// sha1_exec
module sha1_exec(clk, reset, start, data_in, load_in, cv, 
  use_prev_cv, busy, out_valid, cv_next);
For scale: about 6,200 cells after synthesis, roughly 1,000 flip-flops, about 360 I/O pins, roughly 51,000 um^2 of cells after synthesis.
Settings: LEC_CHECK=0, CAP_MARGIN=20, CORE_MARGIN=2, CORE_UTILIZATION=72, MAX_ROUTING_LAYER=met4, PLACE_DENSITY=0.66, SLEW_MARGIN=20; clock period 4.65 ns.
run.sh (not shown) runs the stock make flow with config.mk's settings and CLKGATE_MAP_FILE=.
The baseline finished with negative setup slack left.
Then changed:
--- a/flow/config.mk
+++ b/flow/config.mk
@@ -8,6 +8,4 @@
 export CAP_MARGIN = 20
 export CORE_MARGIN = 2
-export CORE_UTILIZATION = 72
-export MAX_ROUTING_LAYER = met4
-export PLACE_DENSITY = 0.66
+export CORE_UTILIZATION = 40
 export SLEW_MARGIN = 20
==> flow/constraint.sdc (replaced) <==
create_clock -name core_clock -period 6.97 [get_ports {clk}]
set_input_delay 1.3940 -clock core_clock [delete_from_list [all_inputs] [get_ports {clk}]]
set_output_delay 1.3940 -clock core_clock [all_outputs]
set_load 0.01 [all_outputs]
This time the run finished with timing, DRC and antenna clean. Design area is lower by 4.2%. Sequential cell count does not change. Worst hold slack degrades by 7.5 ps. Setup slack gets better by 1500 ps. Synthesized area does not change. Die area rose by 79%. Sequential share of layout area grows by 1.4 points. Routed wire length fell by about 17%.
Then changed:
--- a/flow/config.mk
+++ b/flow/config.mk
@@ -9,3 +9,5 @@
 export CORE_MARGIN = 2
 export CORE_UTILIZATION = 40
+export GPL_ROUTABILITY_DRIVEN = 0
+export GPL_TIMING_DRIVEN = 0
 export SLEW_MARGIN = 20
==> flow/constraint.sdc (replaced) <==
create_clock -name core_clock -period 8.0 [get_ports {clk}]
set_input_delay 1.6000 -clock core_clock [delete_from_list [all_inputs] [get_ports {clk}]]
set_output_delay 1.6000 -clock core_clock [all_outputs]
set_load 0.01 [all_outputs]
=>
- The changed run finished clean
- fmax fell by 16%
- synthesized area stays the same
- total power went down by 11%
- routed wire length went up by 23%
- global-route usage climbs by 5.4 points
- cell count came out higher by 3.8%
- final area rises by 1.4%
Then changed:
==> flow/config.mk (replaced) <==
export PLATFORM = sky130hd
export DESIGN_NAME = sha1_exec
export DESIGN_NICKNAME = sha1_exec
export VERILOG_FILES = /design/flow/design.v
export SDC_FILE = /design/flow/constraint.sdc
export NUM_CORES = 4
export LEC_CHECK = 0
export CAP_MARGIN = 5
export CORE_ASPECT_RATIO = 0.86
export CORE_MARGIN = 2
export CORE_UTILIZATION = 72
export CTS_CLUSTER_SIZE = 89
export MAX_ROUTING_LAYER = met4
export PLACE_DENSITY = 0.66
export SETUP_SLACK_MARGIN = -0.36
export SLEW_MARGIN = 20
==> flow/constraint.sdc (replaced) <==
create_clock -name core_clock -period 4.65 [get_ports {clk}]
set_input_delay 0.9300 -clock core_clock [delete_from_list [all_inputs] [get_ports {clk}]]
set_output_delay 0.9300 -clock core_clock [all_outputs]
set_load 0.01 [all_outputs]
This time the run finished but fails on negative setup slack.
Total power went up by 77%.
First-iteration DRC count went up by about 60%.
Register-to-register slack gets worse by 1300 ps.
Setup slack gets worse by 1300 ps.
Via count went up by 6.4%.
Synthesized cell count does not change.
Then changed:
==> flow/config.mk (replaced) <==
export PLATFORM = sky130hd
export DESIGN_NAME = sha1_exec
export DESIGN_NICKNAME = sha1_exec
export VERILOG_FILES = /design/flow/design.v
export SDC_FILE = /design/flow/constraint.sdc
export NUM_CORES = 4
export LEC_CHECK = 0
export CAP_MARGIN = 30
export CELL_PAD_IN_SITES_GLOBAL_PLACEMENT = 0
export CORE_ASPECT_RATIO = 1.34
export CORE_MARGIN = 2
export CORE_UTILIZATION = 72
export CTS_CLUSTER_SIZE = 36
export GPL_ROUTABILITY_DRIVEN = 1
export MAX_ROUTING_LAYER = met4
export PLACE_DENSITY = 0.77
export SLEW_MARGIN = 20
==> flow/constraint.sdc (replaced) <==
create_clock -name core_clock -period 4.9 [get_ports {clk}]
set_input_delay 0.9800 -clock core_clock [delete_from_list [all_inputs] [get_ports {clk}]]
set_output_delay 0.9800 -clock core_clock [all_outputs]
set_load 0.01 [all_outputs]
=> The changed run completed, yet does not pass: negative setup slack. Sequential power shrinks by a few percent. Synthesized area stays the same. Final area shrinks slightly. Fmax shrinks slightly. Wire length grows by a few percent. Worst hold slack improves by 7.8 ps. Flip-flop count is unchanged. Clock-buffer cell count grows by 8. Worst setup slack improves by 150 ps.
Then changed:
==> flow/config.mk (replaced) <==
export PLATFORM = sky130hd
export DESIGN_NAME = sha1_exec
export DESIGN_NICKNAME = sha1_exec
export VERILOG_FILES = /design/flow/design.v
export SDC_FILE = /design/flow/constraint.sdc
export NUM_CORES = 4
export LEC_CHECK = 0
export CAP_MARGIN = 20
export CORE_MARGIN = 2
export CORE_UTILIZATION = 40
export SLEW_MARGIN = 20
==> flow/constraint.sdc (replaced) <==
create_clock -name core_clock -period 8.0 [get_ports {clk}]
set_input_delay 1.6000 -clock core_clock [delete_from_list [all_inputs] [get_ports {clk}]]
set_output_delay 1.6000 -clock core_clock [all_outputs]
set_load 0.01 [all_outputs]
Result: The new run went through all stages and came out clean. Power is lower by well over a third. Area after synthesis does not change. Cell area fell by a few percent. Setup slack gets better by 2000 ps. First-iteration DRC count fell by well over a third. Global-route usage drops by 26 points. Sequential cell count is unchanged. Clock-buffer cell count went up by 27. Register-to-register slack is better by 2000 ps. Synthesized cell count is unchanged.

---

red:
sha1_exec again, from the RTL that the note above started with.
make LEC_CHECK=0 ABC_AREA=1 CAP_MARGIN=30 CELL_PAD_IN_SITES_DETAIL_PLACEMENT=1 CELL_PAD_IN_SITES_GLOBAL_PLACEMENT=1 CORE_ASPECT_RATIO=1.34 CORE_MARGIN=9 CORE_UTILIZATION=60 CTS_CLUSTER_DIAMETER=221 CTS_CLUSTER_SIZE=94 GPL_ROUTABILITY_DRIVEN=1 GPL_TIMING_DRIVEN=0 HOLD_SLACK_MARGIN=0.01 MAX_ROUTING_LAYER=met4 MIN_ROUTING_LAYER=met2 PLACE_DENSITY_LB_ADDON=0.19 SETUP_SLACK_MARGIN=-0.16 SLEW_MARGIN=20 finish   # period 11.7 ns
Status(red) = ERROR, stage = global placement
### red -> blue
- a deleted GPL_ROUTABILITY_DRIVEN that had been 1
- a deleted MAX_ROUTING_LAYER that had been met4
- a deleted CORE_ASPECT_RATIO that had been 1.34
- a deleted ABC_AREA that had been 1
- a change of CORE_MARGIN from 9 to 3
- a deleted HOLD_SLACK_MARGIN that had been 0.01
- a deleted CELL_PAD_IN_SITES_DETAIL_PLACEMENT that had been 1
- a change of CORE_UTILIZATION from 60 to 31
- a deleted PLACE_DENSITY_LB_ADDON that had been 0.19
- a deleted MIN_ROUTING_LAYER that had been met2
- a deleted CTS_CLUSTER_SIZE that had been 94
- a change of CAP_MARGIN from 30 to 20
- a deleted CELL_PAD_IN_SITES_GLOBAL_PLACEMENT that had been 1
- a deleted SETUP_SLACK_MARGIN that had been -0.16
- a deleted CTS_CLUSTER_DIAMETER that had been 221
- a change of the clock period (ns, I/O delays scaled along) from 11.7 to 8.0
Results
Number of unique standard cell types used by synthesis (blue over red): increase, 27. blue finished all stages; the layout is clean. Per the comparison of blue with red, area of the die grew by about 70%, synthesized cell count now smaller, area after synthesis dropped 1400 sq um, post-synthesis simple-gate area fraction lost 2.2 points, multiplexer share of the synthesized area increased by 4.5 points relative to the old numbers. Sequential fraction of the synthesis area was lower in the run labelled red. blue ends up with a core region area that is 90% higher than in red.
The following lists how green was set up differently from blue:
- an added SETUP_SLACK_MARGIN of 0.48
- an added HOLD_SLACK_MARGIN of 0.28
- an added TNS_END_PERCENT of 5
- an added CTS_CLUSTER_DIAMETER of 397
- an added ABC_AREA of 1
- an added CTS_CLUSTER_SIZE of 10
- a change of CORE_MARGIN from 3 to 2
- a change of CORE_UTILIZATION from 31 to 72
- a deleted GPL_TIMING_DRIVEN that had been 0
- a change of the clock period (ns, I/O delays scaled along) from 8.0 to 3.87
[summary]
green -> stages 100% | layout checks FAIL | setup timing
Compared with blue, green shows post-detailed-placement cell area higher by 1200 sq um.
The register share after synthesis in green sits 1.0 points below the value recorded for blue.
What blue reported for combinational power has to be multiplied by 3.9 to get the figure for green.
Comparing area after synthesis for green and blue, the bigger number came from green.
Looking at beginning of the critical path, the rnd_cnt_reg.q[4] result is from green; the rnd_cnt_reg.q[0] one comes from blue.
Looking at group drawing the most power, the clock result is from blue; the registers one comes from green.
Here is what was changed in the inputs of orange compared with green.
- PLACE_DENSITY now 0.66, previously not set
- MAX_ROUTING_LAYER now met4, previously not set
- CTS_CLUSTER_SIZE no longer set, was 10
- TNS_END_PERCENT no longer set, was 5
- CTS_CLUSTER_DIAMETER no longer set, was 397
- SETUP_SLACK_MARGIN now -0.36, was 0.48
- CAP_MARGIN now 5, was 20
- HOLD_SLACK_MARGIN no longer set, was 0.28
- ABC_AREA no longer set, was 1
- the clock period (ns, I/O delays scaled along) now 4.65, was 3.87
Notes after the runs:
No crash in orange: every stage finished, but the layout fails its final checks due to setup timing.
Summary: with green as the reference, leakage power in orange moved down by a little under 10%.
Re worst hold slack: orange and green aren't equal, and the higher value belongs to orange.
Number of nets in the final layout was lower in the run labelled orange.
Changes observed in orange relative to green: number of sequential cells in the layout about even; area share of and/or/nand/nor cells after synthesis fell 2.2 points; clock-pin slew on the worst setup and hold paths about even; total track usage rose 4.3 points; non-clock buffer count rose 3.4%.
Net count entering floorplan is lower on orange
In the reports for orange and green, the smaller synthesized area belongs to orange.
Against green as the reference, orange delivers a higher share of synthesized area spent on multiplexers.
Edits applied to the flow inputs when going from orange to purple:
- CORE_UTILIZATION changed from 72 to 23
- MAX_ROUTING_LAYER removed (was met4)
- CAP_MARGIN changed from 5 to 20
- PLACE_DENSITY removed (was 0.66)
- SETUP_SLACK_MARGIN removed (was -0.36)
- the clock period (ns, I/O delays scaled along) changed from 4.65 to 6.97
==> comparison <==
- purple went all the way through the flow, and no timing, DRC or antenna check failed.
- Sequential share of layout area delta (purple -> orange): insignificant
- Diff orange -> purple: switching share of power closely matched the old numbers; total routing resource utilization after global routing decreased by 36 points relative to the old numbers.
No activity file was given, so power comes from the tool's default toggle rates.
